[flow/design.v]
module pixel_sort_asc (
	 input clk, reset, soft_rst,
	 input enable, 
	 input      [15:0] Pixel_in1, Pixel_in2, Pixel_in3, Pixel_in4 , Pixel_in5 , Pixel_in6, Pixel_in7, Pixel_in8,
	 output reg [15:0] Pixel_out1, Pixel_out2, Pixel_out3, Pixel_out4 , Pixel_out5 , Pixel_out6, Pixel_out7, Pixel_out8,    output reg valid_out
);
integer i, j;
reg [15:0] array [1:8]; 
reg [15:0] temp;
reg [15:0] in1, in2, in3, in4, in5, in6, in7, in8;
always @(posedge clk)
 begin
 if (reset)
     begin
	  in1 <= 0;
	  in2 <= 0; 
	  in3 <= 0; 
	  in4 <=	0;
	  in5 <=	0; 
	  in6 <=	0; 
	  in7 <=	0; 
	  in8 <=	0; 
	  valid_out <= 0; 
		 Pixel_out1 <= 0;
		 Pixel_out2 <= 0;
		 Pixel_out3 <= 0;
		 Pixel_out4 <= 0;
		 Pixel_out5 <= 0;
		 Pixel_out6 <= 0;
		 Pixel_out7 <= 0;
		 Pixel_out8 <= 0; 
	  end 
	  else if(soft_rst)
		 begin 
	    in1 <=  0;
		 in2 <=  0; 
	    in3 <=  0; 
	    in4 <=	0;
	    in5 <=	0; 
	    in6 <=	0; 
	    in7 <=	0; 
	    in8 <=	0; 
	    valid_out <= 0; 
		 Pixel_out1 <= 0;
		 Pixel_out2 <= 0;
		 Pixel_out3 <= 0;
		 Pixel_out4 <= 0;
		 Pixel_out5 <= 0;
		 Pixel_out6 <= 0;
		 Pixel_out7 <= 0;
		 Pixel_out8 <= 0; 
       end
		 else  if(enable)
		 begin
       valid_out <= 1;
		in1<= Pixel_in1;
		in2<= Pixel_in2; 
		in3<= Pixel_in3; 
		in4<= Pixel_in4;  
		in5<=	Pixel_in5; 
		in6<=	Pixel_in6; 
		in7<=	Pixel_in7; 
		in8<=	Pixel_in8; 
		 Pixel_out1 <= array[8];
		 Pixel_out2 <= array[7];
		 Pixel_out3 <= array[6];
		 Pixel_out4 <= array[5];
		 Pixel_out5 <= array[4];
		 Pixel_out6 <= array[3];
		 Pixel_out7 <= array[2];
		 Pixel_out8 <= array[1];
	  	end
		 else begin
		 valid_out <= 0;
		 in1 <=  0;
		 in2 <=  0; 
	    in3 <=  0; 
	    in4 <=	0;
	    in5 <=	0; 
	    in6 <=	0; 
	    in7 <=	0; 
	    in8 <=	0; 
		 Pixel_out1 <= 0;
		 Pixel_out2 <= 0;
		 Pixel_out3 <= 0;
		 Pixel_out4 <= 0;
		 Pixel_out5 <= 0;
		 Pixel_out6 <= 0;
		 Pixel_out7 <= 0;
		 Pixel_out8 <= 0; 
       end	
 end 
 always @(*)
  begin
 if (reset)
     begin
		 array[1] =  0; 
		 array[2] =	 0;
		 array[3] =  0;
		 array[4] =  0;
		 array[5] =  0;
		 array[6] =  0;
		 array[7] =  0;
		 array[8] =  0;
	  end 
	  else if(soft_rst)
		 begin 
	    array[1] =  0; 
		 array[2] =	 0;
		 array[3] =  0;
		 array[4] =  0;
		 array[5] =  0;
		 array[6] =  0;
		 array[7] =  0;
		 array[8] =  0;
	     end
	else  begin
			 array[1] =  Pixel_in1; 
			 array[2] =	 Pixel_in2;
			 array[3] =  Pixel_in3;
			 array[4] =  Pixel_in4;
			 array[5] =  Pixel_in5;
			 array[6] =  Pixel_in6;
			 array[7] =  Pixel_in7;
			 array[8] =  Pixel_in8;
 for ( i= 8; i>0; i=i-1) begin
		for(j=1; j<i; j=j+1) begin 
		 if (array[j] < array[j + 1])
          begin
            temp = array[j];
            array[j] = array[j + 1];
            array[j + 1] = temp;
				end
		   end
		end
	end
 end 
endmodule 
[flow/run.sh]
#!/bin/bash
# the make line also repeats each setting of config.mk as NAME=value (left out here)
make -C /OpenROAD-flow-scripts/flow DESIGN_CONFIG=/design/flow/config.mk WORK_HOME=/design/flow/orfs CLKGATE_MAP_FILE= finish
[flow/config.mk]
export PLATFORM = sky130hd
export DESIGN_NAME = pixel_sort_asc
export DESIGN_NICKNAME = pixel_sort_asc
export VERILOG_FILES = /design/flow/design.v
export SDC_FILE = /design/flow/constraint.sdc
export NUM_CORES = 4
export LEC_CHECK = 0
export CAP_MARGIN = 20
export CORE_MARGIN = 2
export CORE_UTILIZATION = 58
export CTS_CLUSTER_SIZE = 41
export PLACE_DENSITY = 0.65
export SETUP_SLACK_MARGIN = -1.88
export SLEW_MARGIN = 20
[flow/constraint.sdc]
create_clock -name core_clock -period 20.6 [get_ports {clk}]
set_input_delay 4.1200 -clock core_clock [delete_from_list [all_inputs] [get_ports {clk}]]
set_output_delay 4.1200 -clock core_clock [all_outputs]
set_load 0.01 [all_outputs]
==> results of run 1 <==
==> design notes, run 1 <==
The run stopped with a tool error. The flow stopped in clock tree synthesis. The first error in the log reads "[ERROR DPL-0033] detailed placement checks failed during check placement". After synthesis, the cell types taking the most area are sky130_fd_sc_hd__ha_1 (20%), sky130_fd_sc_hd__dfxtp_1 (11%), sky130_fd_sc_hd__a21oi_1 (8.9%). The leading cell type by number of instances after synthesis was sky130_fd_sc_hd__nor2_1. Routability-driven placement finished with a final weighted congestion of 1.20. For reference, compound AND-OR and OR-AND cells occupy 31.3% of the area reported after synthesis.

The adder-cell area share of the yosys netlist is 20.2%. According to the floorplan report, the total die area is 43400 um^2. The simple-gate share of the synthesized area is 21.1%, and the total core area is 41000 um^2.

Among all flip-flop cells after synthesis, the most frequent one is sky130_fd_sc_hd__dfxtp_1. In this run the biggest area consumer among cell types represents 20.0% of the synthesized area. The post-placement cell area came out at 38500 um^2. Yosys reports a chip area of 24200 um^2. The run gives 5646 as the count of placed standard cells including taps. The average cell area after synthesis is 6.78 um^2, and the post-placement worst setup slack is -13380 ps. Floorplan net count: 4090. The largest non-sequential cell family by area is AND-OR/OR-AND gates.

Per the OpenROAD floorplan log, the width of the die is 208 um. The xor and xnor area share after synthesis came out at 0%. In this run the count of I/O pins placed on the die edge is 261.

Input and output buffers added on the ports amount to 260. The multiplexer share of the synthesized area works out to 9.78%. The yosys cell count was 3571; the share of synthesized registers carrying an async set or reset was 0%.

In the synthesized netlist, the cells that appear most often are sky130_fd_sc_hd__nor2_1 (455), sky130_fd_sc_hd__a21oi_1 (431), sky130_fd_sc_hd__ha_1 (387). With the number of distinct library cell variants in the gate-level netlist after synthesis at 100, the height of the die is 208 um. For the count of yosys warnings during synthesis, the log shows 2. Cell count after synthesis: 3571. After legalization and detailed placement, the total HPWL measured 112000 um. The report lists the number of standard-cell rows as 74. Core utilization before placement: 59.0%. The count of flip-flops with a built-in enable after synthesis is 0. In this run, synthesis produced a sequential element count of 129. The post-synthesis cell type with the largest combined area was sky130_fd_sc_hd__ha_1.

Summing the sequential cell areas from Yosys gives 10.7% of the chip area. The run gives 24200 um^2 for the post-synthesis instance area.
==> run 2: changes to the inputs <==
CORE_UTILIZATION = 57   (was 58)
CTS_CLUSTER_SIZE = default   (was 41)
PLACE_DENSITY = default   (was 0.65)
SETUP_SLACK_MARGIN = 5.0   (was -1.88)
clock period = 30.5 ns   (was 20.6 ns; I/O delays follow)
==> design notes, run 2 <==
Summing all multiplexer cells gives an area fraction of 9.78%. The post-synthesis instance area is 24200 um^2. The synthesis report lists the most area-consuming cells as sky130_fd_sc_hd__ha_1 (20%), sky130_fd_sc_hd__dfxtp_1 (11%), sky130_fd_sc_hd__a21oi_1 (8.9%). With the adder-cell area share of the yosys netlist at 20.2%, the count of input and output buffers is 260. The tool reported: "[ERROR DPL-0038] Utilization greater than 100%, impossible to legalize". The floorplan step defined a core boundary enclosing 41900 um^2. Before placement the cells fill 57.7% of the core. The die area was 44100 um^2; the share of synthesized registers carrying an async set or reset was 0%.

After its last routability iteration, the placer logged a weighted congestion of 1.14. The top cell type's share of synthesized area was 20.0%. The gate-level netlist out of Yosys references 100 unique cell types.

Counting flops and latches in the post-synthesis netlist gives 129. Largest non-sequential cell family by area: AND-OR/OR-AND gates. The run gives 2 for the count of yosys warnings during synthesis.

The failing step is clock tree synthesis. In the synthesis report, Yosys lists the chip area as 24200 um^2. Per the synthesis report, the AND-OR/OR-AND share of the synthesized area is 31.3%. The synthesized netlist devotes 21.1% of its cell area to simple gates. For the cell count after synthesis, the log shows 3571.

Of the synthesized area, sequential elements account for 10.7%. The horizontal die dimension reported for this design is 210 um. After legalization and detailed placement, the total HPWL measured 95900 um. The placed instances occupy a cell area of 37800 um^2. With the count of flip-flops with a built-in enable after synthesis at 0, the xor and xnor area share after synthesis is 0%. The cell type that accounts for the most area after synthesis is sky130_fd_sc_hd__ha_1. When the netlist entered floorplanning its net count stood at 4090. For reference, the placement row count at floorplan is 75.

For the number of top-level design ports, the log shows 261. The commonest cells after synthesis are sky130_fd_sc_hd__nor2_1 (455), sky130_fd_sc_hd__a21oi_1 (431), sky130_fd_sc_hd__ha_1 (387). The run stopped with a tool error. The yosys cell count is 3571.

The die is 210 um tall. Most used flip-flop cell after synthesis: sky130_fd_sc_hd__dfxtp_1. Yosys instantiated no cell more often than sky130_fd_sc_hd__nor2_1. In this run the mean area of a mapped cell was 6.78 um^2.
[run 2: metrics by stage]
step                worst slack (ps)  instances
floorplan                      -2310       3571
global placement               -3000       5551
detailed placement             -4730       5551
==> run 3: changes to the inputs <==
ABC_AREA = 1   (was default)
CELL_PAD_IN_SITES_DETAIL_PLACEMENT = 1   (was default)
CORE_ASPECT_RATIO = 1.98   (was default)
CORE_MARGIN = 10   (was 2)
CORE_UTILIZATION = 71   (was 57)
CTS_CLUSTER_DIAMETER = 175   (was default)
GPL_ROUTABILITY_DRIVEN = 0   (was default)
GPL_TIMING_DRIVEN = 1   (was default)
MAX_ROUTING_LAYER = met4   (was default)
PLACE_DENSITY_LB_ADDON = 0.28   (was default)
TNS_END_PERCENT = 90   (was default)
clock period = 32.8 ns   (was 30.5 ns; I/O delays follow)
==> design notes, run 3 <==
In this run the horizontal extent of the chip is 148 um. For the yosys cell count, the log shows 3936. The complex-gate fraction of the synthesized area was 25.6%; the simple-gate share of the synthesized area was 31.9%. Counting every net in the synthesized netlist gives 4455. Each instance of the synthesized netlist takes up on average 5.87 um^2.

The number of distinct library cell variants in the gate-level netlist after synthesis is 40, and the count of flip-flops with a built-in enable after synthesis is 0. The adder-cell area share of the yosys netlist is 21.0%. The flow stopped in detailed placement.

For reference, the top logic cell family by area is simple AND/OR/NAND/NOR gates. The count of yosys warnings during synthesis came out at 2. Sorting the Yosys area breakdown by cell type puts at the top sky130_fd_sc_hd__ha_1. The leading cell type by number of instances after synthesis is sky130_fd_sc_hd__nand2_1. The area figure in the yosys stat output is 23100 um^2, and the cell count after synthesis is 3936. After synthesis, the cell types taking the most area are sky130_fd_sc_hd__ha_1 (21%), sky130_fd_sc_hd__nand2_1 (20%), sky130_fd_sc_hd__o21ai_0 (16%).

In this run the count of I/O pins placed on the die edge is 261. Port buffering added 260 buffers. The post-synth register bit count is 129. The run gives 92 as the row count.

In the synthesized netlist the dominant register cell turns out to be sky130_fd_sc_hd__dfxtp_1. The run stopped with a tool error. The mapped netlist covers 23100 um^2. Of the post-synthesis cell area, the part taken by muxes is 0%. For this configuration, the core starts out at a cell density of 72.2%.

The tool reported: "[ERROR DPL-0033] detailed placement checks failed during check placement". In the synthesized netlist, the cells that appear most often are sky130_fd_sc_hd__nand2_1 (1214), sky130_fd_sc_hd__o21ai_0 (739), sky130_fd_sc_hd__ha_1 (387). With the sequential element share of the synthesized area at 11.2%, the top cell type's share of synthesized area is 21.0%.

Per the OpenROAD floorplan log, the area of the die is 40600 um^2. The total core area was 32000 um^2. For reference, XOR and XNOR gates occupy 0% of the area reported after synthesis.

The height of the die was 274 um; the share of synthesized registers carrying an async set or reset was 0%.
==> run 3: stage by stage <==
step	cell area [um^2]	hold WS, ps	cells	worst slack (ps)
after global placement	27200	7180	4656	712
after floorplan	23400	6710	3936	5010
==> run 4: changes to the inputs <==
CAP_MARGIN = 15   (was 20)
CELL_PAD_IN_SITES_DETAIL_PLACEMENT = default   (was 1)
CORE_ASPECT_RATIO = 0.93   (was 1.98)
CORE_MARGIN = 2   (was 10)
CORE_UTILIZATION = 72   (was 71)
CTS_CLUSTER_DIAMETER = 350   (was 175)
CTS_CLUSTER_SIZE = 93   (was default)
GPL_ROUTABILITY_DRIVEN = default   (was 0)
GPL_TIMING_DRIVEN = default   (was 1)
MAX_ROUTING_LAYER = default   (was met4)
PLACE_DENSITY = 0.36   (was default)
PLACE_DENSITY_LB_ADDON = default   (was 0.28)
TNS_END_PERCENT = 10   (was 90)
clock period = 20.3 ns   (was 32.8 ns; I/O delays follow)
==> design notes, run 4 <==
Once synthesis finished, the tally of register bits stood at 129. Count of yosys warnings during synthesis: 2. The average cell area after synthesis came out at 5.87 um^2. Yosys instantiated no cell more often than sky130_fd_sc_hd__nand2_1.

Per the post-synthesis report, the nets total 4455. The synthesis report lists the most area-consuming cells as sky130_fd_sc_hd__ha_1 (21%), sky130_fd_sc_hd__nand2_1 (20%), sky130_fd_sc_hd__o21ai_0 (16%). Yosys stat counts 3936 cells in the synthesized netlist.

For this run, asynchronously set or reset flops after synthesis account for 0%. For the die area, the log shows 33500 um^2. The area fraction of the largest cell type after synthesis is 21.0%. The synthesized netlist contains 40 unique library cells. The run gives 0% for the multiplexer share of the synthesized area. Largest non-sequential cell family by area: simple AND/OR/NAND/NOR gates.

Per the synth stats, the flop cell with the highest instance count is sky130_fd_sc_hd__dfxtp_1. At the floorplan stage, the core utilization is reported as 72.7%. The mapped netlist covers 23100 um^2.

The die is 190 um wide. The adder-cell area share of the yosys netlist is 21.0%. The last weighted congestion value of the routability-driven placer came out at 1.13.

The xor and xnor area share after synthesis was 0%. The run stopped with a tool error. Failing step: detailed placement.

The complex-gate fraction of the synthesized area came out at 25.6%. Yosys reports that the most numerous cell types are sky130_fd_sc_hd__nand2_1 (1214), sky130_fd_sc_hd__o21ai_0 (739), sky130_fd_sc_hd__ha_1 (387). Row generation in the floorplan step produced 63 rows. The total area inside the core boundary comes to 31800 um^2. The synthesized instance count is 3936. The tool reported: "[ERROR DPL-0038] Utilization greater than 100%, impossible to legalize". Number of top-level design ports: 261. With the simple-gate share of the synthesized area at 31.9%, the count of flip-flops with a built-in enable after synthesis is 0. The run gives 23100 um^2 as the area figure in the yosys stat output. In this run the tool buffered the top-level ports with 260 buffer cells.

For this run, the register share of the synthesized area comes to 11.2%. The largest total area in the synthesized netlist belongs to sky130_fd_sc_hd__ha_1. According to the floorplan report, the die height is 177 um.
-- run 4: through the flow --
stage | hold WS, ps | setup WS, ps | TNS, ps | instances
2_1_floorplan | 4210 | -3380 | -158810 | 3936
3_3_place_gp | 4670 | -3480 | -153140 | 5591
==> run 5: changes to the inputs <==
ABC_AREA = default   (was 1)
CAP_MARGIN = 20   (was 15)
CORE_ASPECT_RATIO = default   (was 0.93)
CORE_UTILIZATION = 40   (was 72)
CTS_CLUSTER_DIAMETER = default   (was 350)
CTS_CLUSTER_SIZE = default   (was 93)
PLACE_DENSITY = default   (was 0.36)
SETUP_SLACK_MARGIN = 1.0   (was 5.0)
TNS_END_PERCENT = default   (was 10)
clock period = 20.6 ns   (was 20.3 ns; I/O delays follow)
==> design notes, run 5 <==
Across all checked pins, the minimum headroom to the slew limit is 28.9%. Setup repair after global routing could not meet its margin everywhere. Subtracting the final worst setup slack from the clock period gives 31790 ps. The run finished, with violations left. The sequential element share of the synthesized area was 10.7%. The tools report the critical path endpoint as Pixel_out8[5].

The top cell type's share of synthesized area is 20.0%. STA classifies the critical path endpoint as a flip-flop. The run gives 168000 um as the first-pass GRT wire length. As logged by OpenROAD, the buffers inserted on ports number 260. In the final layout, the fill cell count is 4686. The placed instances occupy a cell area of 39400 um^2. Once layout is done, the placed cells without fillers occupy 44400 um^2. The maximum cell stage delay along the critical path was 470 ps; the largest fanout on the critical path was 17.

The xor and xnor area share after synthesis works out to 0%. Endpoints with negative setup slack in the final report add up to 112. Detailed-route iteration 0 reported a violation count of 2685. In this run the full chip footprint comes out at 62500 um^2. The synthesized design contains 0 enable-type register cells. Most repeated library cell on the critical path: sky130_fd_sc_hd__a21oi_2.

The routed design shows a wire length per standard cell of 18.9 um. Detailed routing inserted a total of 34200 vias. For the post-synthesis instance area, the log shows 24200 um^2. By area the synthesized netlist is led by sky130_fd_sc_hd__ha_1 (20%), sky130_fd_sc_hd__dfxtp_1 (11%), sky130_fd_sc_hd__a21oi_1 (8.9%). The H-tree was split into 4 levels.

The clock tree root driver cell was sky130_fd_sc_hd__clkbuf_16. After global routing the overflow that remains totals 0. The tools report the total global-route track usage as 33.6%.

The area figure in the yosys stat output is 24200 um^2. The synthesis log from Yosys contains 2 warnings. Sorting the synthesized cells by how often they occur yields sky130_fd_sc_hd__nor2_1 (455), sky130_fd_sc_hd__a21oi_1 (431), sky130_fd_sc_hd__ha_1 (387). The cell-mix breakdown from Yosys lists the compound-gate area share as 31.3%. Per the synth log, the flip-flop and latch total comes to 129.

The arrival time of data at the worst endpoint is listed as 32130 ps. Tracing the worst setup path back leads to its startpoint at Pixel_in1[1].

TritonCTS built the clock tree. The tools report the core utilization before placement as 40.2%. met3 track demand over resource after global routing is 3.87%.

Looking at the clock tree report, the maximum root-to-sink buffer count equals 2. The run gives 5895 for the number of nets in the layout. The number of nets still failing antenna checks after routing is 0. The worst setup path is launched from an input pin. The leading cell type by number of instances after synthesis is sky130_fd_sc_hd__nor2_1. The detail-routed via count per cell was 5.55.

The run gives 0 for the initial antenna violation count. Clock tree synthesis inserted a total of 17 buffers. The core region is 60100 um^2.

The data required time reported for the critical path is 20950 ps. The tools report the number of clock sinks as 129. The number of stages on the worst setup path was 167. STA shows the worst min-delay path finishing at Pixel_out1[6]. Row generation in the floorplan step produced 90 rows. Simple-gate share of the synthesized area: 21.1%. The synthesis report gives the async set-or-reset register share as 0%. The net count after synthesis is 4090. Per the final timing report, the hold violations number 0. Summed over all failing endpoints, the final setup total negative slack is -741090 ps.

For the total length of routed wires, the log shows 117000 um. The worst hold path was traced through 3 stages. After Yosys synthesis, full adders, half adders and majority gates account for 20.2% of the synthesized area. The area growth from synthesis to layout is 83.3%. Dividing the synthesized area by the synthesized cell count gives 6.78 um^2.

The height of the die came out at 250 um. STA reports the tightest min-delay check as being of type input pin to flip-flop. Yosys reports the multiplexer fraction of the synthesized area as 9.78%.

The script reports the combined buffer and inverter count of the critical path as 23. The post-synthesis cell type with the largest combined area is sky130_fd_sc_hd__ha_1. The script parses the final routing iteration and logs DRC violations as 0. The slowest stage of the critical path belongs to the cell sky130_fd_sc_hd__mux2i_1. Counting distinct cell types in the post-synthesis netlist gives 100. The run gives 71 for the pin count of the biggest net entering global routing.

The iteration tally of the first detailed-router pass was 6. 261 I/O pins were placed.

Across all stage logs, warnings added up to 29. In the Yosys report the total cell count is 3571. Worst hold path startpoint: Pixel_in8[6]. The most used flip-flop cell after synthesis was sky130_fd_sc_hd__dfxtp_1.

Dividing the final minimum period by the clock period gives 154%. The cell count after synthesis came out at 3571. The checks that failed were negative setup slack. The global routing usage on met2 came out at 57.5%.

The transition time recorded at the tightest slew-check pin is 1060 ps. Timing would allow up to 31.5 MHz. The run gives 32100 as the number of global-route vias before repair. For the detailed placement HPWL, the log shows 91700 um. The met1 track demand over resource in global routing was 43.2%; the die boundary width was 250 um. Across the run, the number of max-cap violations was 0.

Of the combinational cells, the family taking the most area is AND-OR/OR-AND gates. The kind of critical path is input pin to flip-flop. The tools report the last weighted congestion value of the routability-driven placer as 1.02. For the number of max-slew violations in the final report, the log shows 0. The tools report the final worst slack as -11190 ps. On the critical path the largest part of the delay comes from AND-OR/OR-AND gates.

The clock transition time at the flip-flop clock pins of the worst setup and hold paths came out at 60 ps. Per the GRT log, the top usage layer is met2.
-- run 5: area by class of cell --
type                            count  area (um^2)  share of cell area [%]
Multi-Input combinational cell   3010        23100                    52.1
Timing Repair Buffer             1939        16000                    36.1
Sequential cell                   129         2580                    5.82
Inverter                          279         1060                    2.40
Tap cell                          782          978                    2.21
Clock buffer                       21          470                    1.06
Clock inverter                     11          128                   0.288
Antenna cell                        1         2.50                 0.00564
-- run 5: metrics by stage --
stage          hold slack, ps  setup slack, ps  cells  utilization [%]
2_1_floorplan            4270           -10230   3571                -
3_3_place_gp             4780           -11320   5969             65.6
3_5_place_dp             4780           -11730   5969             65.6
4_1_cts                  4310           -10060   6060             69.2
5_1_grt                  4350           -12510   6171             73.8
6_report                 4310           -11190   6172             73.8
-- run 5: per-layer routing --
layer / vias to the layer above / wire length, um
met1: 15900 / 49400
met3: 379 / 7300
li1: 16600 / -
met4: 0 / 5740
met2: 1361 / 54400
met5: - / 0
-- run 5: what timing repair did --
action,4_1_cts,5_1_grt
endpoints found under the setup margin,112,128
hold endpoints to repair,0,0
pin swaps,71,163
setup buffers,52,95
resized,283,393
gates cloned,7,16
hold buffers,0,0
==> run 6: changes to the inputs <==
CELL_PAD_IN_SITES_DETAIL_PLACEMENT = 1   (was default)
CORE_ASPECT_RATIO = 1.98   (was default)
GPL_ROUTABILITY_DRIVEN = 0   (was default)
GPL_TIMING_DRIVEN = 0   (was default)
HOLD_SLACK_MARGIN = 0.13   (was default)
SETUP_SLACK_MARGIN = 5.0   (was 1.0)
TNS_END_PERCENT = 70   (was default)
clock period = 38.0 ns   (was 20.6 ns; I/O delays follow)
==> design notes, run 6 <==
The flow did not finish. The number of cells reported by Yosys stat comes to 3571. In the post-synthesis netlist, the biggest area contributors are sky130_fd_sc_hd__ha_1 (20%), sky130_fd_sc_hd__dfxtp_1 (11%), sky130_fd_sc_hd__a21oi_1 (8.9%). The wire-length estimate of the detail-placed layout is 94900 um. For the total grt overflow, the log shows 1. Before placement the cells fill 40.5% of the core. After Yosys synthesis, full adders, half adders and majority gates account for 20.2% of the synthesized area. The initialized floorplan defines 126 standard-cell rows. Count of placed standard cells including taps: 4599. The tree is rooted in a sky130_fd_sc_hd__clkbuf_16. With the multiplexer share of the synthesized area at 9.78%, the height of the die is 350 um. The report puts the hold buffer count at CTS at 0. After Yosys synthesis, XOR and XNOR cells account for 0% of the synthesized area. The H-tree was split into 4 levels. The tree built by TritonCTS fans out to 129 sinks. For this run, the chip area from Yosys synthesis comes to 24200 um^2. The CTS buffer count was 25.

The first error in the log reads "[ERROR GRT-0116] Global routing finished with congestion. Check the congestion regions in the DRC Viewer". Detailed placement reports a standard cell area of 28900 um^2. Cell count after synthesis: 3571. Per the synthesis report, the dominant area consumer among library cells is sky130_fd_sc_hd__ha_1.

The tools report the total core area as 59700 um^2. The synthesized design devotes to its leading area cell type 20.0% of total area. The sequential element share of the synthesized area was 10.7%.

Buffers placed on the I/O ports in this run total 260. Among all flip-flop cells after synthesis, the most frequent one is sky130_fd_sc_hd__dfxtp_1. The count of flip-flops with a built-in enable after synthesis came out at 0. In the Yosys stats the netlist draws on 100 distinct library cells. The run gives 4090 as the floorplan net count. The most frequently used library cell after synthesis is sky130_fd_sc_hd__nor2_1. The share of synthesized registers carrying an async set or reset is 0%. The simple-gate share of the synthesized area is 21.1%, and the die area is 62600 um^2. The total of flip-flops plus latches after synthesis is 129. By count the netlist is led by sky130_fd_sc_hd__nor2_1 (455), sky130_fd_sc_hd__a21oi_1 (431), sky130_fd_sc_hd__ha_1 (387).

For reference, the post-synthesis area per instance comes to 6.78 um^2. In this run the horizontal extent of the chip is 179 um. Summing the areas of all compound-gate instances in the mapped netlist gives 31.3% of the synthesized area. Among the non-sequential cells, AND-OR/OR-AND gates take the most area.

It got as far as global routing and failed there. The count of yosys warnings during synthesis was 2; the number of top-level design ports was 261. With the post-synthesis instance area at 24200 um^2, the total global-route track usage is 49.6%.

The run gives 3 as the maximum clock insertion buffer count.
run 6: stage by stage:
stage               util (%)  worst slack (ps)  setup TNS, ps
global placement        48.3             -4450        -187970
floorplan                  -              3690              0
CTS                     58.8              1880              0
detailed placement      48.3             -5340        -238550
run 6: timing repair:
item | 4_1_cts
pin swaps | 145
cloned | 11
endpoints found under the setup margin | 96
gates resized | 743
setup buffers | 259
run 6: per-layer routing:
| layer | GRT usage (%) | overflow |
|---|---|---|
| met5 | 2.64 | 0 |
| met4 | 54.7 | 0 |
| met3 | 23.9 | 0 |
| met2 | 75.8 | 1 |
| met1 | 45.0 | 0 |
==> run 7: changes to the inputs <==
CELL_PAD_IN_SITES_DETAIL_PLACEMENT = default   (was 1)
CORE_ASPECT_RATIO = 1.27   (was 1.98)
CORE_MARGIN = 9   (was 2)
CORE_UTILIZATION = 64   (was 40)
CTS_CLUSTER_DIAMETER = 310   (was default)
CTS_CLUSTER_SIZE = 32   (was default)
GPL_ROUTABILITY_DRIVEN = default   (was 0)
GPL_TIMING_DRIVEN = default   (was 0)
HOLD_SLACK_MARGIN = -0.09   (was 0.13)
SETUP_SLACK_MARGIN = -2.0   (was 5.0)
TNS_END_PERCENT = 10   (was 70)
==> design notes, run 7 <==
The routed design ends up with an antenna cell count of 0. In the final report, the number of pins over their slew limit comes to 0. Number of global-route vias before repair: 28600. For reference, compound AND-OR and OR-AND cells occupy 31.3% of the area reported after synthesis. In this run the count of I/O pins placed on the die edge is 261. Final worst slack: -1390 ps. The run gives 14.6% as the tightest slew margin relative to the limit. Per the CTS log, the buffer count on the longest clock path is 2. The detailed placer reported the number of placed instances as 4381.

The post-route core utilization was 81.6%. Tracing the worst setup path back leads to its startpoint at Pixel_in2[1]. Once detailed placement completed, the half-perimeter wirelength came to 77900 um.

The detailed-route wire length per cell is 22.9 um. In this run, the synthesized area fraction spent on adder and majority cells is recorded as 20.2%. The combined buffer and inverter count along the critical path was 21; the pin count of the biggest net entering global routing was 78.

The largest fanout on the critical path was 54; the area figure in the yosys stat output was 24200 um^2. The run gives 0 as the initial antenna violation count.

The violation count after the first detailed-route iteration came out at 4678. Among all flip-flop cells after synthesis, the most frequent one is sky130_fd_sc_hd__dfxtp_1. The number of warnings in the stage logs was 28. Subtracting the final worst setup slack from the clock period gives 39390 ps. The total overflow left after global routing is 0. Derived from the worst setup path, the maximum achievable clock frequency is 25.4 MHz.

The final count of negative-setup-slack endpoints is 32. The run gives 38320 ps for the required time at the worst-slack endpoint. The kind of start point of the critical path is an input pin. In the synthesized netlist, the dominant kind of combinational cell is AND-OR/OR-AND gates.

The floorplan step defined a core boundary enclosing 37000 um^2. The synthesis report lists the most area-consuming cells as sky130_fd_sc_hd__ha_1 (20%), sky130_fd_sc_hd__dfxtp_1 (11%), sky130_fd_sc_hd__a21oi_1 (8.9%). Post-placement cell area: 28700 um^2. Measured along the x axis, the die boundary spans 191 um. In this run, post-CTS hold repair placed 0 buffers. In this run the maximum-capacitance check reported violations numbering 0. With the last weighted congestion value of the routability-driven placer at 1.19, the number of distinct library cell variants in the gate-level netlist after synthesis is 100. The run gives 102000 um for the total length of routed wires. The floorplan has 79 rows. The chip occupies 45200 um^2. The number of stages on the worst hold path was 3. Once layout is done, the placed cells without fillers occupy 30200 um^2. The cell count after synthesis was 3571. Critical path endpoint: Pixel_out7[2]. Kind of cell adding the most delay to the critical path: AND-OR/OR-AND gates. The run gives 17 as the CTS buffer count. The worst setup path is of the input pin to flip-flop kind. Worst hold path startpoint: Pixel_in8[7]. For the detailed-route DRC error count, the log shows 0.

The filler cells instantiated in the layout total 2545. In the synthesized netlist the async set-or-reset flop fraction comes to 0%. The first global-routing pass estimated 151000 um of wire.

The run gives 0 for the final number of hold-violating endpoints. The type of the most critical hold path was input pin to flip-flop. The post-synthesis to final-layout area growth came out at 24.6%. Leading cell type by number of instances after synthesis: sky130_fd_sc_hd__nor2_1. The clock transition time at the flip-flop clock pins of the worst setup and hold paths was 60 ps; the part of the cycle the worst path needs was 104%. Simple-gate share of the synthesized area: 21.1%.

The net count after synthesis is 4090. The pre-antenna-repair detailed-routing pass consisted of 13 iterations. The H-tree was split into 4 levels. The commonest cells after synthesis are sky130_fd_sc_hd__nor2_1 (455), sky130_fd_sc_hd__a21oi_1 (431), sky130_fd_sc_hd__ha_1 (387).

The count of flip-flops with a built-in enable after synthesis is 0. For the core utilization before placement, the log shows 65.5%. The worst hold path terminates at Pixel_out1[7].

In this run the layout check failures are negative setup slack. The largest individual stage delay along the critical path comes from the cell sky130_fd_sc_hd__clkdlybuf4s50_1. Count of input and output buffers: 260. With the number of nets in the layout at 4470, the xor and xnor area share after synthesis is 0%. The final report lists a non-filler cell total of 4449. On the worst path, the slowest cell contributes a delay of 560 ps.

The height of the die is 237 um. With the total global-route track usage at 41.0%, the number of nets still failing antenna checks after routing is 0. Setup slack on the worst path after placement came out at -2450 ps. Yosys reported a register bit count of 129. Among the stages of the critical path, the cell type that occurs most often is sky130_fd_sc_hd__a21oi_1. According to the timing report, the arrival time at the worst endpoint equals 39710 ps.

TritonCTS built the clock tree. The number of clock sinks is 129.

The top cell type by area accounts for 20.0% of the synthesized area. For reference, the mux area share after synthesis is 9.78%. Using the TritonRoute via totals, the vias-per-cell ratio works out to 6.94. STA classifies the critical path endpoint as a flip-flop. After synthesis, the design contains 3571 cells according to Yosys. The flow ran to the end, but the layout failed its checks. The count of yosys warnings during synthesis is 2. Post-synthesis instance area: 24200 um^2.

Average cell area after synthesis: 6.78 um^2. Summed over all instances, the cell type with the most area after synthesis is sky130_fd_sc_hd__ha_1. The run gives -40520 ps as the aggregate negative setup slack. Per the CTS log, the root buffer master is sky130_fd_sc_hd__clkbuf_16.

The sequential element share of the synthesized area is 10.7%, and the number of stages on the worst setup path is 158. The run gives 30900 for the via count of the routed design. For the pin with the worst max-slew slack, the measured transition is 1270 ps.
[run 7: repair_timing]
item / in CTS / in global routing
buffers inserted: 0 / 31
pin swaps: 0 / 17
gates resized: 3 / 143
cloned: 0 / 10
endpoints found under the setup margin: 32 / 48
[run 7: final cells by class]
class                      count  area (um^2)  share of cell area, %
inverter                     279         1050                   3.47
multi-input combinational   3013        20700                   68.6
tap                          486          608                   2.02
timing repair buffer         511         4640                   15.4
clock inverter                12          159                  0.527
clock buffer                  19          433                   1.44
sequential                   129         2580                   8.56
[run 7: per-layer routing]
| metal | vias to the layer above | track usage [%] | share of wire [%] |
|---|---|---|---|
| met2 | 2526 | 68.2 | 45 |
| met4 | 0 | 32.1 | 9.6 |
| met3 | 808 | 7.99 | 11 |
| met5 | - | 0 | 0 |
| met1 | 13800 | 45.0 | 34 |
| li1 | 13700 | - | - |
[run 7: metrics by stage]
step	hold WS, ps
floorplan	7750
global route	7870
global placement	8260
detailed placement	8260
finish	7830
CTS	7830
==> run 8: changes to the inputs <==
ABC_AREA = 1   (was default)
CORE_ASPECT_RATIO = 1.58   (was 1.27)
CORE_MARGIN = 2   (was 9)
CORE_UTILIZATION = 72   (was 64)
CTS_CLUSTER_DIAMETER = 103   (was 310)
CTS_CLUSTER_SIZE = 72   (was 32)
HOLD_SLACK_MARGIN = default   (was -0.09)
PLACE_DENSITY = 0.38   (was default)
SETUP_SLACK_MARGIN = 2.2   (was -2.0)
TNS_END_PERCENT = default   (was 10)
clock period = 16.6 ns   (was 38.0 ns; I/O delays follow)
==> design notes, run 8 <==
The die area is 33600 um^2, and the last weighted congestion value of the routability-driven placer is 1.17. Among the non-sequential cells, simple AND/OR/NAND/NOR gates take the most area. Post-synthesis cell type with the largest combined area: sky130_fd_sc_hd__ha_1. The tools report the sequential element share of the synthesized area as 11.2%.

Counting the warning lines in the Yosys log gives 2. The xor and xnor area share after synthesis works out to 0%. The share of synthesized registers carrying an async set or reset was 0%. The height of the die works out to 229 um. The number of top-level design ports was 261. The flow did not finish. The net count after synthesis is 4455.

Once synthesis finished, the tally of register bits stood at 129. For the area figure in the yosys stat output, the log shows 23100 um^2. The most frequently used library cell after synthesis is sky130_fd_sc_hd__nand2_1. The cell count after synthesis was 3936. Per the synthesis report, the number of distinct cell types is 40. At the floorplan stage, the core utilization is reported as 72.9%.

The count of flip-flops with a built-in enable after synthesis came out at 0. The most used flip-flop cell after synthesis is sky130_fd_sc_hd__dfxtp_1. The simple-gate share of the synthesized area works out to 31.9%. The area fraction of the largest cell type after synthesis is 21.0%. The placement report lists the number of port buffers as 260. The main area contributors are sky130_fd_sc_hd__ha_1 (21%), sky130_fd_sc_hd__nand2_1 (20%), sky130_fd_sc_hd__o21ai_0 (16%).

Of the total synthesized cell area, the portion taken by full adders, half adders and majority gates is 21.0%. The average cell area after synthesis was 5.87 um^2; the yosys cell count was 3936. The total core area is 31700 um^2.

Sorting the synthesized cells by how often they occur yields sky130_fd_sc_hd__nand2_1 (1214), sky130_fd_sc_hd__o21ai_0 (739), sky130_fd_sc_hd__ha_1 (387). The first error in the log reads "[ERROR DPL-0038] Utilization greater than 100%, impossible to legalize". Per the OpenROAD floorplan log, the width of the die is 147 um. In this run the core area contains 82 standard-cell rows. The run gives 25.6% for the complex-gate fraction of the synthesized area. The flow stopped in detailed placement. The mapped netlist covers 23100 um^2. The multiplexer share of the synthesized area was 0%.
## run 8: through the flow
| step | setup WS [ps] | hold slack [ps] | area (um^2) | cells |
|---|---|---|---|---|
| 3_3_place_gp | -6750 | 3940 | 35400 | 5642 |
| 2_1_floorplan | -6300 | 3470 | 24700 | 3936 |
==> run 9: changes to the inputs <==
ABC_AREA = default   (was 1)
CORE_ASPECT_RATIO = default   (was 1.58)
CORE_UTILIZATION = 57   (was 72)
CTS_CLUSTER_DIAMETER = default   (was 103)
CTS_CLUSTER_SIZE = default   (was 72)
PLACE_DENSITY = default   (was 0.38)
SETUP_SLACK_MARGIN = -1.04   (was 2.2)
SLEW_MARGIN = 0   (was 20)
TNS_END_PERCENT = 5   (was default)
clock period = 34.2 ns   (was 16.6 ns; I/O delays follow)
==> design notes, run 9 <==
Of the total synthesized cell area, the portion taken by AND, OR, NAND and NOR gates is 21.1%. The main area contributors are sky130_fd_sc_hd__ha_1 (20%), sky130_fd_sc_hd__dfxtp_1 (11%), sky130_fd_sc_hd__a21oi_1 (8.9%). For the die area, the log shows 44100 um^2. The cell count after synthesis came out at 3571.

According to the floorplan report, the die width is 210 um. The run stopped with a tool error. Warnings reported by Yosys during synthesis add up to 2. The die is 210 um tall. Before any placement, the netlist area is recorded as 24200 um^2. Summing the areas of all xor and xnor instances in the mapped netlist gives 0% of the synthesized area. The number of distinct library cell variants in the gate-level netlist after synthesis came out at 100.

With the total global-route track usage at 80.5%, the number of clock sinks is 129. Buffers inserted during clock tree synthesis total 17. Per the post-synthesis stats, the area per cell is 6.78 um^2.

The synthesis stat section lists a flop and latch total of 129. The total core area is 41900 um^2, and the number of top-level design ports is 261. The run gives 89600 um for the detailed placement HPWL. The first error in the log reads "[ERROR GRT-0232] Routing congestion too high. Check the congestion heatmap in the GUI". In the post-synthesis netlist, the cell with the most instances is sky130_fd_sc_hd__nor2_1. Per the CTS log, the root buffer master is sky130_fd_sc_hd__clkbuf_16.

Sequential element share of the synthesized area: 10.7%. In the synthesized netlist the async set-or-reset flop fraction comes to 0%. Of all cell types, the one taking the most synthesized area is sky130_fd_sc_hd__ha_1. Yosys shows that the main logic family after synthesis is AND-OR/OR-AND gates.

The yosys cell count is 3571. The core utilization before placement is 57.7%. In this run the number of H-tree levels came out at 4. The number of nets in the synthesized netlist is 4090. Per the detailed placement report, the placed cell area equals 35500 um^2. Sorting the synthesized cells by how often they occur yields sky130_fd_sc_hd__nor2_1 (455), sky130_fd_sc_hd__a21oi_1 (431), sky130_fd_sc_hd__ha_1 (387).

The run gives 24200 um^2 as the area figure in the yosys stat output. After global routing the overflow that remains totals 430. The count of flip-flops with a built-in enable after synthesis is 0, and the last weighted congestion value of the routability-driven placer is 1.13.

Yosys reports that the leading cell type by area covers 20.0% of the netlist area. The number of buffers inserted by hold repair at cts came out at 0. Measured against the total synthesized area, the mux share comes to 9.78%. Failing step: global routing. With the count of input and output buffers at 260, the row count is 75. The most used flip-flop cell after synthesis is sky130_fd_sc_hd__dfxtp_1. CTS reports a maximum clock tree buffer depth of 2. The complex-gate fraction of the synthesized area is 31.3%. Summing the areas of all fa, ha and maj instances in the mapped netlist gives 20.2% of the synthesized area.
-- run 9: timing repair --
item	in CTS
setup endpoints to repair	32
gates cloned	2
setup buffers	25
gates resized	74
pin swaps	19
-- run 9: metrics by stage --
stage / cells / hold slack, ps / setup slack (ps)
after CTS: 5350 / 7050 / -1240
after detailed placement: 5297 / 7520 / -2760
after global placement: 5297 / 7510 / -1030
after floorplan: 3571 / 6990 / -1040
-- run 9: layer usage --
metal | overflow | track usage, %
met4 | 179 | 82.1
met3 | 5 | 65.1
met2 | 229 | 97.8
met1 | 13 | 79.2
met5 | 4 | 36.2
==> run 10: changes to the inputs <==
SETUP_SLACK_MARGIN = -2.0   (was -1.04)
SLEW_MARGIN = 20   (was 0)
TNS_END_PERCENT = default   (was 5)
clock period = 24.9 ns   (was 34.2 ns; I/O delays follow)
==> design notes, run 10 <==
The run gives 100 for the number of distinct library cell variants in the gate-level netlist after synthesis. For this design the top-level I/O count stands at 261. Synthesis produced a netlist with a net count of 4090.

Summing the areas of all xor and xnor instances in the mapped netlist gives 0% of the synthesized area. The commonest cells after synthesis are sky130_fd_sc_hd__nor2_1 (455), sky130_fd_sc_hd__a21oi_1 (431), sky130_fd_sc_hd__ha_1 (387). The main area contributors are sky130_fd_sc_hd__ha_1 (20%), sky130_fd_sc_hd__dfxtp_1 (11%), sky130_fd_sc_hd__a21oi_1 (8.9%). After synthesis, the chip area reported by Yosys is 24200 um^2. The tool reported: "[ERROR DPL-0033] detailed placement checks failed during check placement". For the core utilization before placement, the log shows 57.7%. The detailed placement HPWL was 100000 um.

Among all flip-flop cells after synthesis, the most frequent one is sky130_fd_sc_hd__dfxtp_1. By area, the combinational part of the netlist is dominated by AND-OR/OR-AND gates. The synthesized netlist devotes 20.2% of its cell area to adder and majority cells.

The die is 210 um wide. Per the synthesis report, the AND-OR/OR-AND share of the synthesized area is 31.3%. The flow halted during clock tree synthesis. The detailed placer reported the number of placed instances as 5625. The total of flip-flops plus latches after synthesis came out at 129. The run gives 2 for the count of yosys warnings during synthesis. The synth_stat.txt file lists the number of cells as 3571. Per the post-synthesis stats, the area per cell is 6.78 um^2. In this run, synthesis inferred 0 flip-flops with an integrated enable.

The leading cell type by number of instances after synthesis was sky130_fd_sc_hd__nor2_1. The synthesized netlist devotes 21.1% of its cell area to simple gates. Count of input and output buffers: 260.

In the synthesized netlist, mux cells make up 9.78% of the area. Per the OpenROAD floorplan log, the area of the core is 41900 um^2. Of the synthesized area, sequential elements account for 10.7%. Summed over all instances, the cell type with the most area after synthesis is sky130_fd_sc_hd__ha_1. RePlAce ended its routability-driven mode at a weighted congestion of 1.20. The flow did not finish. The chip occupies 44100 um^2.

The share of synthesized registers carrying an async set or reset came out at 0%. The top cell type's share of synthesized area was 20.0%; the post-synthesis instance area was 24200 um^2. The floorplan step set the die height to 210 um.

After floorplanning, the core was divided into 75 placement rows. The cell count after synthesis is 3571.
## run 10: through the flow
step | hold slack (ps) | setup WS (ps) | area [um^2]
detailed placement | 5640 | -9640 | 38400
global placement | 5650 | -7460 | 38400
floorplan | 5130 | -6790 | 25400
==> run 11: changes to the inputs <==
ABC_AREA = 1   (was default)
CORE_UTILIZATION = 70   (was 57)
SETUP_SLACK_MARGIN = 4.17   (was -2.0)
clock period = 16.6 ns   (was 24.9 ns; I/O delays follow)
==> design notes, run 11 <==
Per the Yosys statistics, synthesis produced 3936 cells. Synthesis handed over a netlist of 3936 instances. Largest non-sequential cell family by area: simple AND/OR/NAND/NOR gates. The die boundary width was 186 um. The xor and xnor area share after synthesis came out at 0%. The total area inside the core boundary comes to 32500 um^2. Yosys reports the multiplexer fraction of the synthesized area as 0%. The number of distinct library cell variants in the gate-level netlist after synthesis was 40. The run gives 23100 um^2 as the post-synthesis instance area.

The main area contributors are sky130_fd_sc_hd__ha_1 (21%), sky130_fd_sc_hd__nand2_1 (20%), sky130_fd_sc_hd__o21ai_0 (16%). In this run, the synthesized area fraction spent on AND-OR/OR-AND gates is recorded as 25.6%. Summed over all instances, the cell type with the most area after synthesis is sky130_fd_sc_hd__ha_1. Once synthesis finished, the tally of register bits stood at 129. The tools report the row count as 66. The simple-gate share of the synthesized area came out at 31.9%.

The floorplan step records an initial core utilization of 71.0%. The warning tally printed by Yosys for this design is 2. In this run the biggest area consumer among cell types represents 21.0% of the synthesized area. The first error in the log reads "[ERROR DPL-0038] Utilization greater than 100%, impossible to legalize". The most common cell in the synthesized netlist is sky130_fd_sc_hd__nand2_1. Post-synth the commonest register cell is sky130_fd_sc_hd__dfxtp_1. The adder-cell area share of the yosys netlist was 21.0%; the sequential element share of the synthesized area was 11.2%. For this run, asynchronously set or reset flops after synthesis account for 0%.

The average cell area after synthesis is 5.87 um^2, and the floorplan net count is 4455. The failing step was detailed placement. With the height of the die at 186 um, the die area is 34500 um^2. Counting flops with a built-in enable in the synthesized netlist gives 0. RePlAce ended its routability-driven mode at a weighted congestion of 1.10. Number of top-level design ports: 261. The run stopped with a tool error. According to the Yosys statistics, the synthesized design has a chip area of 23100 um^2.

Per the placement log, port buffering inserted 260 buffers. The commonest cells after synthesis are sky130_fd_sc_hd__nand2_1 (1214), sky130_fd_sc_hd__o21ai_0 (739), sky130_fd_sc_hd__ha_1 (387).
==> run 11: per-stage QoR <==
| step | worst slack [ps] | cells |
|---|---|---|
| floorplan | -6300 | 3936 |
| global placement | -6290 | 5689 |
==> run 12: changes to the inputs <==
ABC_AREA = default   (was 1)
CAP_MARGIN = 25   (was 20)
CELL_PAD_IN_SITES_DETAIL_PLACEMENT = 2   (was default)
CELL_PAD_IN_SITES_GLOBAL_PLACEMENT = 1   (was default)
CORE_MARGIN = 9   (was 2)
CORE_UTILIZATION = 43   (was 70)
CTS_CLUSTER_DIAMETER = 72   (was default)
GPL_ROUTABILITY_DRIVEN = 0   (was default)
GPL_TIMING_DRIVEN = 0   (was default)
MIN_ROUTING_LAYER = met2   (was default)
SETUP_SLACK_MARGIN = -0.91   (was 4.17)
SLEW_MARGIN = 10   (was 20)
TNS_END_PERCENT = 45   (was default)
clock period = 36.9 ns   (was 16.6 ns; I/O delays follow)
==> design notes, run 12 <==
The run gives 3571 for the cell count after synthesis. The floorplan step defined a die boundary enclosing 65100 um^2. Most used flip-flop cell after synthesis: sky130_fd_sc_hd__dfxtp_1. Per the synthesis report, the number of distinct cell types is 100.

Of the total synthesized cell area, the portion taken by XOR and XNOR cells is 0%. The total of flip-flops plus latches after synthesis came out at 129. The tool reported: "[ERROR DPL-0033] detailed placement checks failed during check placement". The floorplan net count is 4090, and the yosys cell count is 3571. Count of yosys warnings during synthesis: 2. The cell type that accounts for the most area after synthesis is sky130_fd_sc_hd__ha_1. Failing step: detailed placement. For reference, the post-synthesis area per instance comes to 6.78 um^2. The floorplan has 86 rows.

Sorting the synthesized cells by area gives the leading types as sky130_fd_sc_hd__ha_1 (20%), sky130_fd_sc_hd__dfxtp_1 (11%), sky130_fd_sc_hd__a21oi_1 (8.9%). Summing the sequential cell areas from Yosys gives 10.7% of the chip area. In the synthesized netlist, the cells that appear most often are sky130_fd_sc_hd__nor2_1 (455), sky130_fd_sc_hd__a21oi_1 (431), sky130_fd_sc_hd__ha_1 (387). In this run the standard cell core region covers 55400 um^2. The top cell type's share of synthesized area works out to 20.0%.

The flow did not finish. The synthesized netlist has a Yosys-reported chip area of 24200 um^2. For reference, the mux area share after synthesis is 9.78%. Yosys shows that the main logic family after synthesis is AND-OR/OR-AND gates. Pin placement for this block handled 261 I/O pins.

The run gives 31.3% for the complex-gate fraction of the synthesized area. The count of flip-flops with a built-in enable after synthesis is 0, and the count of input and output buffers is 260. The height of the die works out to 255 um. Per the synth stats, the proportion of register bits with asynchronous set or reset is 0%.

In this run the cell area of the synthesized design comes to 24200 um^2. The initial utilization of the core area, before any placement, comes to 43.7%. Simple-gate share of the synthesized area: 21.1%. Looking at the gate-level netlist, the highest instance count belongs to sky130_fd_sc_hd__nor2_1. The run gives 20.2% for the adder-cell area share of the yosys netlist. The die is 255 um wide.
## run 12: through the flow
stage             instances
floorplan              3571
global placement       4579
==> run 13: changes to the inputs <==
CAP_MARGIN = 20   (was 25)
CELL_PAD_IN_SITES_DETAIL_PLACEMENT = default   (was 2)
CELL_PAD_IN_SITES_GLOBAL_PLACEMENT = default   (was 1)
CORE_MARGIN = 2   (was 9)
CORE_UTILIZATION = 58   (was 43)
CTS_CLUSTER_DIAMETER = default   (was 72)
GPL_ROUTABILITY_DRIVEN = default   (was 0)
GPL_TIMING_DRIVEN = default   (was 0)
MIN_ROUTING_LAYER = default   (was met2)
SETUP_SLACK_MARGIN = -1.53   (was -0.91)
SLEW_MARGIN = 20   (was 10)
TNS_END_PERCENT = default   (was 45)
clock period = 26.3 ns   (was 36.9 ns; I/O delays follow)
==> design notes, run 13 <==
By count the netlist is led by sky130_fd_sc_hd__nor2_1 (455), sky130_fd_sc_hd__a21oi_1 (431), sky130_fd_sc_hd__ha_1 (387). The count of flip-flops with a built-in enable after synthesis came out at 0. Per the run summary, the flow got no further than global routing. For the area figure in the yosys stat output, the log shows 24200 um^2. The run gives 3571 for the cell count after synthesis.

261 I/O pins were placed. The synthesized design devotes to its leading area cell type 20.0% of total area. Number of buffers inserted by hold repair at cts: 0.

The run gives 0% for the xor and xnor area share after synthesis. In this run the mean area of a mapped cell was 6.78 um^2. Yosys cell count: 3571. The total of flip-flops plus latches after synthesis is 129.

The number of different library cells used by synthesis comes to 100. Sequential element share of the synthesized area: 10.7%. Of the total synthesized cell area, the portion taken by full adders, half adders and majority gates is 20.2%. Summing every instance area after synthesis gives 24200 um^2. The clock tree root driver cell is sky130_fd_sc_hd__clkbuf_16. The count of input and output buffers works out to 260. After synthesis, the share of flip-flops with an asynchronous set or reset is 0%. Leading cell type by number of instances after synthesis: sky130_fd_sc_hd__nor2_1. In the floorplan report the effective utilization is 59.0%. The number of clock sinks was 129; the count of yosys warnings during synthesis was 2. Buffers inserted during clock tree synthesis total 17. The run gives 105000 um as the detailed placement HPWL.

The largest non-sequential cell family by area is AND-OR/OR-AND gates. Post-synthesis cell type with the largest combined area: sky130_fd_sc_hd__ha_1. The tool reported: "[ERROR GRT-0116] Global routing finished with congestion. Check the congestion regions in the DRC Viewer". The global routing report lists combined usage of all routing layers as 94.7%.

The post-placement cell area is 38200 um^2. After its last routability iteration, the placer logged a weighted congestion of 1.10. The flow did not finish. The clock passes through at most 2 buffers. Per the GRT congestion report, total overflow comes to 1969. The synthesis report names the predominant flop master as sky130_fd_sc_hd__dfxtp_1.

Counting every net in the synthesized netlist gives 4090. The synthesis report lists the most area-consuming cells as sky130_fd_sc_hd__ha_1 (20%), sky130_fd_sc_hd__dfxtp_1 (11%), sky130_fd_sc_hd__a21oi_1 (8.9%). The H-tree generated during clock tree synthesis spans 4 levels. Summing the areas of all and, or, nand and nor instances in the mapped netlist gives 21.1% of the synthesized area. The row count is 74, and the die area is 43400 um^2.

The die boundary width was 208 um. The multiplexer share of the synthesized area came out at 9.78%. Per the synthesis report, the AND-OR/OR-AND share of the synthesized area is 31.3%. With the total core area at 41000 um^2, the height of the die is 208 um.
[run 13: per-layer routing]
metal | overflow | GRT usage [%]
met5 | 5 | 50.1
met2 | 1396 | 114
met4 | 494 | 105
met1 | 35 | 88.4
met3 | 39 | 79.6
[run 13: stage by stage]
stage	cells	TNS, ps	setup WS [ps]
floorplan	3571	-281610	-5670
global placement	5599	-327590	-6410
detailed placement	5599	-507270	-9000
CTS	5650	-480320	-8610
[run 13: timing repair]
action	4_1_cts
pin swaps	12
setup buffers	18
setup endpoints to repair	80
cloned	2
hold endpoints to repair	0
gates resized	83
==> run 14: changes to the inputs <==
ABC_AREA = 1   (was default)
CORE_ASPECT_RATIO = 0.5   (was default)
CORE_UTILIZATION = 72   (was 58)
CTS_CLUSTER_DIAMETER = 294   (was default)
CTS_CLUSTER_SIZE = 99   (was default)
HOLD_SLACK_MARGIN = 0.25   (was default)
PLACE_DENSITY = 0.39   (was default)
SETUP_SLACK_MARGIN = -1.09   (was -1.53)
TNS_END_PERCENT = 10   (was default)
clock period = 19.4 ns   (was 26.3 ns; I/O delays follow)
==> design notes, run 14 <==
The run stopped with a tool error. Failing step: detailed placement. The tool reported: "[ERROR DPL-0038] Utilization greater than 100%, impossible to legalize". During I/O placement, the number of pins put on the boundary was 261. The post-synthesis cell type with the largest combined area is sky130_fd_sc_hd__ha_1. In this run, the synthesized area fraction spent on adder and majority cells is recorded as 21.0%. After Yosys synthesis, AND-OR and OR-AND compound gates account for 25.6% of the synthesized area.

For this design, Yosys synthesis ends with a cell count of 3936. The post-synth register bit count is 129. The total core area is 31700 um^2, and the share of synthesized registers carrying an async set or reset is 0%.

According to the Yosys statistics, the synthesized design has a chip area of 23100 um^2. By count the netlist is led by sky130_fd_sc_hd__nand2_1 (1214), sky130_fd_sc_hd__o21ai_0 (739), sky130_fd_sc_hd__ha_1 (387). The tools report the floorplan net count as 4455.

The post-synth count of flops with an enable pin is 0. The height of the die was 131 um. The run gives 11.2% for the sequential element share of the synthesized area.

Per the synthesis report, the simple-gate share of the synthesized area is 31.9%. In this run the mean area of a mapped cell was 5.87 um^2. The row count was 46. Core utilization before placement: 73.0%. For this run the top cell type by instance count after synthesis was sky130_fd_sc_hd__nand2_1. For the count of yosys warnings during synthesis, the log shows 2.

Count of input and output buffers: 260. After synthesis, the share of cell area in mux cells is 0%. For reference, the top cells by area after synthesis are sky130_fd_sc_hd__ha_1 (21%), sky130_fd_sc_hd__nand2_1 (20%), sky130_fd_sc_hd__o21ai_0 (16%).

Among the non-sequential cells, simple AND/OR/NAND/NOR gates take the most area. After synthesis, the largest area contributor takes up 21.0% of total cell area. The xor and xnor area share after synthesis was 0%. The die boundary width works out to 257 um. Post-synthesis instance area: 23100 um^2. The commonest register cell is sky130_fd_sc_hd__dfxtp_1.

The die area is 33600 um^2. In the Yosys stats the netlist draws on 40 distinct library cells. Per the gpl log, the routability congestion estimate is 1.05. The tools report the cell count after synthesis as 3936.
[run 14: through the flow]
step / hold slack (ps) / setup WS, ps / area (um^2) / TNS [ps]
after floorplan: 4030 / -4100 / 24400 / -211850
after global placement: 4490 / -4050 / 35200 / -195600
==> run 15: changes to the inputs <==
ABC_AREA = default   (was 1)
CELL_PAD_IN_SITES_DETAIL_PLACEMENT = 1   (was default)
CORE_ASPECT_RATIO = 1.98   (was 0.5)
CORE_UTILIZATION = 56   (was 72)
CTS_CLUSTER_DIAMETER = default   (was 294)
CTS_CLUSTER_SIZE = default   (was 99)
GPL_ROUTABILITY_DRIVEN = 0   (was default)
GPL_TIMING_DRIVEN = 0   (was default)
HOLD_SLACK_MARGIN = 0.13   (was 0.25)
PLACE_DENSITY = default   (was 0.39)
PLACE_DENSITY_LB_ADDON = 0.28   (was default)
SETUP_SLACK_MARGIN = 5.0   (was -1.09)
TNS_END_PERCENT = 70   (was 10)
clock period = 32.8 ns   (was 19.4 ns; I/O delays follow)
==> design notes, run 15 <==
By area the synthesized netlist is led by sky130_fd_sc_hd__ha_1 (20%), sky130_fd_sc_hd__dfxtp_1 (11%), sky130_fd_sc_hd__a21oi_1 (8.9%). Most used flip-flop cell after synthesis: sky130_fd_sc_hd__dfxtp_1. The initialized floorplan defines 107 standard-cell rows. The count of flip-flops with a built-in enable after synthesis came out at 0. After synthesis, flip-flops and latches occupy 10.7% of the total area. For this configuration, the core starts out at a cell density of 56.5%. The run gives 21.1% for the simple-gate share of the synthesized area. In this run the cell area of the synthesized design comes to 24200 um^2. Yosys reported a register bit count of 129. In this run the biggest area consumer among cell types represents 20.0% of the synthesized area. The largest total area in the synthesized netlist belongs to sky130_fd_sc_hd__ha_1.

Each instance of the synthesized netlist takes up on average 6.78 um^2. Yosys reports that the most numerous cell types are sky130_fd_sc_hd__nor2_1 (455), sky130_fd_sc_hd__a21oi_1 (431), sky130_fd_sc_hd__ha_1 (387). With the floorplan net count at 4090, the post-placement worst setup slack is -12600 ps. The area figure in the yosys stat output is 24200 um^2, and the share of synthesized registers carrying an async set or reset is 0%. Port buffering added 260 buffers.

The first error in the log reads "[ERROR DPL-0033] detailed placement checks failed during check placement". The die area is 45000 um^2. Summed over all nets, the half-perimeter wirelength after detailed placement is 125000 um. Warnings reported by Yosys during synthesis add up to 2. The flow did not finish. The multiplexer share of the synthesized area is 9.78%. In the synthesized netlist, the dominant kind of combinational cell is AND-OR/OR-AND gates.

According to the floorplan report, the placeable core area is 42800 um^2. Per the Yosys statistics, synthesis produced 3571 cells. For this run the top cell type by instance count after synthesis was sky130_fd_sc_hd__nor2_1. The complex-gate fraction of the synthesized area works out to 31.3%.

The horizontal die dimension reported for this design is 152 um. The failing step was clock tree synthesis. The synthesized instance count is 3571. Per the synthesis report, the adder-cell share of the synthesized area is 20.2%. 261 I/O pins were placed. For the number of distinct library cell variants in the gate-level netlist after synthesis, the log shows 100.

The die is 296 um tall. The xor and xnor area share after synthesis works out to 0%.
[run 15: stage by stage]
stage | instance area [um^2] | setup TNS, ps | std cells
floorplan | 25400 | -12960 | 3571
global placement | 28700 | -394150 | 4376
detailed placement | 28700 | -805880 | 4376
==> run 16: changes to the inputs <==
ABC_AREA = 1   (was default)
CELL_PAD_IN_SITES_DETAIL_PLACEMENT = default   (was 1)
CORE_ASPECT_RATIO = default   (was 1.98)
CORE_UTILIZATION = 67   (was 56)
CTS_CLUSTER_DIAMETER = 294   (was default)
CTS_CLUSTER_SIZE = 99   (was default)
GPL_ROUTABILITY_DRIVEN = default   (was 0)
GPL_TIMING_DRIVEN = default   (was 0)
HOLD_SLACK_MARGIN = default   (was 0.13)
PLACE_DENSITY_LB_ADDON = default   (was 0.28)
SETUP_SLACK_MARGIN = 1.0   (was 5.0)
TNS_END_PERCENT = 10   (was 70)
clock period = 18.3 ns   (was 32.8 ns; I/O delays follow)
==> design notes, run 16 <==
The flow did not finish. The failing step was detailed placement. The first error in the log reads "[ERROR DPL-0038] Utilization greater than 100%, impossible to legalize". The final weighted congestion recorded by global placement is 1.11. The Yosys step of the flow raised 2 warnings.

Among all cell types in the netlist, the one instantiated most often is sky130_fd_sc_hd__nand2_1. The total of flip-flops plus latches after synthesis was 129. After synthesis, the cell types taking the most area are sky130_fd_sc_hd__ha_1 (21%), sky130_fd_sc_hd__nand2_1 (20%), sky130_fd_sc_hd__o21ai_0 (16%). Before placement the cells fill 67.4% of the core.

Counting instances in the post-synthesis netlist gives the leading cell types as sky130_fd_sc_hd__nand2_1 (1214), sky130_fd_sc_hd__o21ai_0 (739), sky130_fd_sc_hd__ha_1 (387). Area figure in the yosys stat output: 23100 um^2. Summed over all instances, the cell type with the most area after synthesis is sky130_fd_sc_hd__ha_1.

Per the synthesis report, the number of distinct cell types is 40. The yosys cell count is 3936, and the xor and xnor area share after synthesis is 0%. The tools report the floorplan net count as 4455. Adder-cell area share of the yosys netlist: 21.0%.

After synthesis, the share of cell area in mux cells is 0%. In this run, synthesis inferred 0 flip-flops with an integrated enable. Of all flip-flops after synthesis, the portion carrying an async set or reset was 0%. Among the non-sequential cells, simple AND/OR/NAND/NOR gates take the most area. Row count: 68. The average cell area after synthesis is 5.87 um^2. The top cell type's share of synthesized area was 21.0%. The die is 190 um wide.

The synthesized netlist devotes 31.9% of its cell area to simple gates. Post-synth the commonest register cell is sky130_fd_sc_hd__dfxtp_1. Height of the die: 190 um. The synthesized netlist occupies a cell area of 23100 um^2. The sequential element share of the synthesized area is 11.2%, and the total core area is 34300 um^2. During I/O placement, the number of pins put on the boundary was 261.

Buffers placed on the I/O ports in this run total 260. The chip occupies 36000 um^2. The run gives 25.6% for the complex-gate fraction of the synthesized area. The cell count after synthesis is 3936.
-- run 16: through the flow --
stage | hold WS [ps] | std cells | worst slack [ps]
2_1_floorplan | 3810 | 3936 | -4980
3_3_place_gp | 4270 | 5664 | -4980
==> run 17: changes to the inputs <==
ABC_AREA = default   (was 1)
CELL_PAD_IN_SITES_GLOBAL_PLACEMENT = 1   (was default)
CORE_MARGIN = 9   (was 2)
CORE_UTILIZATION = 43   (was 67)
CTS_CLUSTER_DIAMETER = default   (was 294)
CTS_CLUSTER_SIZE = default   (was 99)
GPL_TIMING_DRIVEN = 0   (was default)
SETUP_SLACK_MARGIN = -0.91   (was 1.0)
SLEW_MARGIN = 25   (was 20)
TNS_END_PERCENT = 15   (was 10)
clock period = 36.9 ns   (was 18.3 ns; I/O delays follow)
==> design notes, run 17 <==
The flow ran to the end, but the layout failed its checks. The layout checks failed on negative setup slack. For the number of clock sinks, the log shows 129. The synthesis run shows the most used standard cells to be sky130_fd_sc_hd__nor2_1 (455), sky130_fd_sc_hd__a21oi_1 (431), sky130_fd_sc_hd__ha_1 (387).

The placement summary gives the final routability congestion estimate as 1.03. The run gives 32 for the final count of negative-setup-slack endpoints. Summing all multiplexer cells gives an area fraction of 9.78%. The average cell area after synthesis is 6.78 um^2. By area the synthesized netlist is led by sky130_fd_sc_hd__ha_1 (20%), sky130_fd_sc_hd__dfxtp_1 (11%), sky130_fd_sc_hd__a21oi_1 (8.9%). For the worst min-delay path, the startpoint reported by OpenROAD is Pixel_in8[2]. The maximum clock frequency is 26.7 MHz.

The die is 255 um wide. The final worst slack is -571 ps. Yosys mapped a number of flops with a built-in enable equal to 0. Per STA, the highest per-stage delay on the worst path measures 460 ps. 261 I/O pins were placed.

The largest non-sequential cell family by area was AND-OR/OR-AND gates. Most used flip-flop cell after synthesis: sky130_fd_sc_hd__dfxtp_1. The max capacitance violation total was 0; the transition time at the pin with the least slew margin was 1060 ps. The tools report the via count of the routed design as 29200. In the Yosys report, the sequential cells make up 10.7% of the chip area. Between the synthesized netlist and the finished layout, the area growth was recorded as 34.6%. The initial utilization of the core area, before any placement, comes to 43.7%. For reference, the critical path is captured by Pixel_out8[1]. Counting pins that exceed their max-slew limit in the final report gives 0. The clock tree synthesis step divided the H-tree into 4 levels.

Clock tree root driver cell: sky130_fd_sc_hd__clkbuf_16. In this run, placement finished with an instance count of 4580.

The run gives 30.5% as the total global-route track usage. The CTS buffer count is 17. Warnings reported by Yosys during synthesis add up to 2. After detailed routing, the average wire length per cell comes to 22.4 um.

The kind of cell with the highest combined delay along the critical path is AND-OR/OR-AND gates. The largest fanout on the critical path is 10, and the clock transition time at the flip-flop clock pins of the worst setup and hold paths is 60 ps. The combined buffer and inverter count along the critical path was 27; the clock period minus worst slack was 37470 ps.

Share of synthesized registers carrying an async set or reset: 0%. Per the OpenROAD floorplan log, the area of the die is 65100 um^2. The logs give 0 for the initial antenna violation count and 37250 ps for the required time at the worst-slack endpoint.

Total of flip-flops plus latches after synthesis: 129. The number of buffers inserted by hold repair at cts was 0; the detail-routed via count per cell was 6.11. TritonCTS built the clock tree. The aggregate negative setup slack is -15370 ps. Post-synthesis instance area: 24200 um^2.

The number of nets in the layout came out at 4541. Antenna repair during routing inserted a diode count of 0. Per the synthesis report, the AND-OR/OR-AND share of the synthesized area is 31.3%. For the number of global-route vias before repair, the log shows 27500.

In this run, the synthesized area fraction spent on and/or/nand/nor cells is recorded as 21.1%. With the detailed-route DRC error count at 0, the part of the cycle the worst path needs is 102%. The logs give 156000 um for the first-pass GRT wire length and 20 for the pin count of the biggest net entering global routing. Per the STA report, the cell with the highest stage delay on the worst path is sky130_fd_sc_hd__clkdlybuf4s50_1. The run gives 32600 um^2 as the final instance area.

At the worst endpoint, the arrival time is 37820 ps. The number of warnings in the stage logs works out to 31.
[run 17: area by class of cell]
cell class,instances,area (um^2)
clock inverter,14,166
fill,5281,22800
clock buffer,18,439
tap,748,936
inverter,279,1050
timing repair buffer,446,4040
multi-input combinational,3005,22300
buffer,144,1020
sequential,129,2580
[run 17: metrics by stage]
stage,util [%],hold WS [ps],setup slack [ps]
2_1_floorplan,-,7530,-912
3_3_place_gp,50.2,8050,-9170
3_5_place_dp,50.2,8050,-9590
4_1_cts,55.2,7600,-1150
5_1_grt,58.8,7620,-2030
6_report,58.8,7600,-571
[run 17: metal layers]
layer	vias to the layer above	wire [um]	global-route usage (%)
met1	13900	45500	39.8
met3	172	7620	3.70
met4	0	3010	9.42
met2	1281	50800	51.6
met5	-	0	0
li1	13900	-	-
[run 17: repair_timing]
action                     4_1_cts  5_1_grt
gates resized                  433      363
buffers inserted                78      109
pin swaps                       43       78
setup endpoints to repair       79       48
gates cloned                     1        2
